== v19 ==
Design top_module, start of the top module:
module top_module(
    input  wire        clkr,
    input  wire        rst,
    input  wire        rxr,
    input  wire [4:0]  btnr,
    output wire        spr,
    output wire [7:0]  hr,
    output wire [7:0]  mr,
    output wire [4:0]  date,
    output wire [4:0]  month,
    output wire [7:0]  year,
    output wire [6:0]  seg,
    output wire [3:0]  an,
    output wire        dp
);
Settings: LEC_CHECK=0, ABC_AREA=1, CAP_MARGIN=0, CORE_MARGIN=2, CORE_UTILIZATION=69, CTS_CLUSTER_SIZE=99, SETUP_SLACK_MARGIN=1.61, SLEW_MARGIN=20; clock period 5.65 ns.
run.sh (not shown) runs the stock make flow with config.mk's settings and CLKGATE_MAP_FILE=.
| v19 | all stages done | FAIL | max-capacitance violations, max-slew violations, negative setup slack |
[inputs] v42 vs v19
- CTS_CLUSTER_SIZE: 99 -> unset
- SETUP_SLACK_MARGIN: 1.61 -> unset
## What came out
Finished, but not clean: v42, with negative setup slack. v19: complete, dirty (max-capacitance violations, max-slew violations, negative setup slack). v42 -> v19: synthesized-area fraction occupied by xor and xnor cells delta 0, exact match. Tightest hold margin ends up higher on v42. Looking at non-clock buffer count, v42 sits about 24% higher than v19 does. Compared with v19, v42 has extra setup slack. Compared to v19, the router laid down less metal wire for v42. Total power on v42 is ahead of v19. In the tables for v42 and v19, register fraction of the total cell area reads higher with v19.
### v42 -> v44
- a deleted ABC_AREA that had been 1
- a change of CAP_MARGIN from 0 to 20
- a change of CORE_UTILIZATION from 69 to 66
- a change of the clock period (ns, I/O delays scaled along) from 5.65 to 8.79
v44 finished every step from synthesis to the final layout, and the layout passed the timing, design-rule and antenna checks.
NOTE: floorplan die height in v44 exceeds that of v42
Re part of the cycle the worst path needs: v44 and v42 aren't equal, and the lower value belongs to v44.
[compare] base=v42 new=v44: net total in the final layout went down by about 20%; number of non-clock buffers in the layout lost about 60%.
v44 against v42: total global routing track utilization decreased 5.9 points, share of power burned in the clock network increased 14 points.
When the final numbers for v44 and v42 were put side by side, the path depth of the worst reg2reg path turned out to be greater in v42.
Going from v42 to v44, number of buffers inserted by post-CTS setup repair shrinks by 13.
Of v44 and v42, v42 shows the higher starting density of the core, with v44 below it.
What v47 does differently from v44 at the input level:
- CORE_UTILIZATION changed from 66 to 72
- ABC_AREA newly set to 1
- PLACE_DENSITY newly set to 0.78
- the clock period (ns, I/O delays scaled along) changed from 8.79 to 5.7
Results
v47 had finished all stages when the layout checks came back failing, citing negative setup slack. v47 reports its last element of the critical path as seg[2] while v44 reports seg[1]. Of the two values seen for top power consumer group, registers was produced by v44 and combinational cells by v47. In the flow results for v47 and v44, the share of the clock period used by the worst path after layout is larger on v47. Taking v44 as the reference, in v47 core utilization of the finished layout rose 18 points; die width fell about 5.6%; detailed-route via count climbed 34%; number of CTS-inserted buffers roughly the same; area of all placed cells without fillers went up 9.2%. [compare] base=v44 new=v47: worst-case register-to-register setup slack decreased 3.23 ns, delay of the slowest cell on the worst path rose 0.12 ns, total power has increased, yosys synthesis chip area fell 330 um2.
Changes in v37 relative to v47:
- changing PLACE_DENSITY from 0.78 to 0.35
- setting CTS_CLUSTER_SIZE to 73 for the first time
- changing the clock period (ns, I/O delays scaled along) from 5.7 to 5.72
Each of v37 and v47 falls short of a clean finish. Comparing via total after detailed routing for v37 and v47, the bigger number came from v47. v37 does better than v47 on setup slack. v37 against v47: total internal power did not really move, initial antenna violation count went down, total wire length after detailed routing went down. The data arrival time of the critical path of v37 is lower than that of v47. v47 has a higher number of non-clock buffers in the layout than v37. Between v47 and v37, the flow reports total power of the final layout decreasing by a few percent.


Setup of wip/juniper:
Starting RTL as in the previous note.
Settings: LEC_CHECK=0, ABC_AREA=1, CAP_MARGIN=40, CORE_MARGIN=2, CORE_UTILIZATION=69, CTS_CLUSTER_SIZE=90, SLEW_MARGIN=20; clock period 5.65 ns.
wip/juniper -> stages 100% | layout checks FAIL | negative setup slack
## Diff of input files: wip/harbor against wip/juniper
Settings: a change of CORE_UTILIZATION from 69 to 65; a change of CAP_MARGIN from 40 to 20; a deleted CTS_CLUSTER_SIZE that had been 90; a change of the clock period (ns, I/O delays scaled along) from 5.65 to 4.92.
==> results <==
Any difference in number of max-cap violations between wip/juniper and wip/harbor is small enough to ignore.
Going from wip/juniper to wip/harbor, register-to-register slack lost 710 ps; synthesized area per cell neither gained nor lost much; initial core utilization lost 5.2 points.
Nothing crashed in wip/harbor and all stages finished; the problem is that the final layout failed, the offending checks being negative setup slack.
Looking at slowest cell on the critical path, the nand4_1 result is from wip/juniper; the dfxtp_4 one comes from wip/harbor.
Inputs modified between wip/harbor and wip/sierra:
Settings: clearing ABC_AREA, which used to be 1; swapping 65 for 40 in CORE_UTILIZATION; swapping 4.92 for 8.79 in the clock period (ns, I/O delays scaled along).
Notes after the runs:
wip/sierra completed every stage of the flow, and the final layout passed the timing, design-rule and antenna checks. Between wip/sierra and wip/harbor, the clock latency of the later-clocked register in the worst-skew pair figures differ only marginally. From wip/harbor to wip/sierra the numbers moved as follows: largest vdd supply drop decreased about 60%, fill cell instance count of the final layout higher, number of buffers outside the clock class in the layout shows a reduction of about 70%, fraction of the cycle the final worst path needs saw a decrease, clock network fraction of design power now larger. Note that the number of cells on the critical path recorded for wip/sierra amounts to 0.55 times the value seen in wip/harbor. Global-route wire length before repair ends up lower on wip/sierra.
Inputs modified between wip/sierra and wip/zinc:
Settings: CORE_UTILIZATION changed from 40 to 65; ABC_AREA newly set to 1; CTS_CLUSTER_SIZE newly set to 73; the clock period (ns, I/O delays scaled along) changed from 8.79 to 5.22.
Notes after the runs:
- wip/zinc had finished all stages when the layout checks came back failing, citing negative setup slack.
- Against wip/sierra, wip/zinc comes in 3.2% lower on summed standard-cell area reported by yosys.
- Of the two candidates, wip/sierra has the better total power and wip/zinc the worse one.
- Net switching component of the power in wip/zinc vs wip/sierra: up about 260%
- Taking wip/sierra over wip/zinc, the met1 layer wirelength in the final routing ratio works out to 1.14.
- wip/zinc vs. wip/sierra: area fraction in compound gates after synthesis dropped 2.4 points, sequential share of power fell 15 points, horizontal die size fell by 37 um, worst hold slack after final layout now sits lower, part of the power in the clock network decreased 14 points.
- In wip/zinc the peak per-stage delay on the critical path turned out 250 ps lower than in wip/sierra.
- wip/zinc ends up with lower combinational share of cell area than wip/sierra does.


Starting RTL as in the previous note.
==> flow/config.mk <==
export PLATFORM = sky130hd
export DESIGN_NAME = top_module
export DESIGN_NICKNAME = top_module
export VERILOG_FILES = /design/flow/design.v
export SDC_FILE = /design/flow/constraint.sdc
export NUM_CORES = 4
export LEC_CHECK = 0
export ABC_AREA = 0
export CAP_MARGIN = 0
export CELL_PAD_IN_SITES_GLOBAL_PLACEMENT = 0
export CORE_MARGIN = 2
export CORE_UTILIZATION = 72
export CTS_CLUSTER_SIZE = 56
export GPL_ROUTABILITY_DRIVEN = 1
export GPL_TIMING_DRIVEN = 1
export HOLD_SLACK_MARGIN = -0.09
export PLACE_DENSITY_LB_ADDON = 0.0
export SETUP_SLACK_MARGIN = 1.69
export SLEW_MARGIN = 5
export TNS_END_PERCENT = 60
==> flow/constraint.sdc <==
create_clock -name core_clock -period 5.94 [get_ports {clkr}]
set_input_delay 1.1880 -clock core_clock [delete_from_list [all_inputs] [get_ports {clkr}]]
set_output_delay 1.1880 -clock core_clock [all_outputs]
set_load 0.01 [all_outputs]
The starting point reached the layout checks and failed them: setup timing.
Rerun with:
- ABC_AREA: 0 -> default
- CAP_MARGIN: 0 -> 20
- CELL_PAD_IN_SITES_GLOBAL_PLACEMENT: 0 -> default
- CORE_UTILIZATION: 72 -> 59
- CTS_CLUSTER_SIZE: 56 -> default
- GPL_ROUTABILITY_DRIVEN: 1 -> default
- GPL_TIMING_DRIVEN: 1 -> default
- HOLD_SLACK_MARGIN: -0.09 -> default
- PLACE_DENSITY_LB_ADDON: 0.0 -> default
- SETUP_SLACK_MARGIN: 1.69 -> default
- SLEW_MARGIN: 5 -> 20
- TNS_END_PERCENT: 60 -> default
- clock period: 5.94 -> 5.14 ns (I/O delays scaled with it)
What happened:
- The new run reached the layout checks and failed them: setup timing
- first-iteration DRC count drops by a quarter to a third
- clock-buffer cell count climbs by 5
- global-route usage drops by 7.9 points
- sequential share of layout area drops by 2.0 points
- utilization drops by 11 points
- wire length drops by a few percent
- via count drops by a few percent
- die area climbs by about a fifth
- design area climbs by a little under a tenth
- register-to-register slack loses 0.72 ns
- setup slack loses 0.56 ns


top_module again, from the RTL that the note above started with.
// top_module
module top_module(
    input  wire        clkr,
    input  wire        rst,
    input  wire        rxr,
    input  wire [4:0]  btnr,
    output wire        spr,
    output wire [7:0]  hr,
    output wire [7:0]  mr,
    output wire [4:0]  date,
    output wire [4:0]  month,
    output wire [7:0]  year,
    output wire [6:0]  seg,
    output wire [3:0]  an,
    output wire        dp
);
make LEC_CHECK=0 ABC_AREA=1 CAP_MARGIN=20 CORE_ASPECT_RATIO=0.5 CORE_MARGIN=2 CORE_UTILIZATION=72 CTS_CLUSTER_DIAMETER=344 CTS_CLUSTER_SIZE=91 PLACE_DENSITY=0.4 SETUP_SLACK_MARGIN=2.17 SLEW_MARGIN=20 TNS_END_PERCENT=5 finish   # period 7.43 ns
The first run finished but fails on setup timing.
Then changed:
- CORE_ASPECT_RATIO: 0.5 -> not set
- CTS_CLUSTER_DIAMETER: 344 -> 201
- CTS_CLUSTER_SIZE: 91 -> not set
- PLACE_DENSITY: 0.4 -> 0.35
- SETUP_SLACK_MARGIN: 2.17 -> not set
- TNS_END_PERCENT: 5 -> not set
- clock period: 7.43 -> 4.92 ns (I/O delays scaled with it)
Effect: With this change the flow ended with an error in 5_1_grt on GRT-0232; synthesized area is unchanged; die size came out lower by about 0.4%; synthesized cell count is unchanged.
Then changed:
- CORE_UTILIZATION: 72 -> 65
- CTS_CLUSTER_DIAMETER: 201 -> 227
Result:
- The new run finished but failed the layout checks on setup timing
- die size went up by roughly a tenth
- synthesized area is unchanged
- synthesized cell count does not change
Then changed:
- ABC_AREA: 1 -> not set
- CORE_UTILIZATION: 65 -> 40
- CTS_CLUSTER_DIAMETER: 227 -> not set
- PLACE_DENSITY: 0.35 -> not set
- clock period: 4.92 -> 10.0 ns (I/O delays scaled with it)
After rerunning: The changed run completed without violations; die area increases by 66%; worst setup slack improves by 2.1 ns; synthesized area increases by 3.3%.
Power figures rest on the tool's default switching activity, not on a simulated workload.
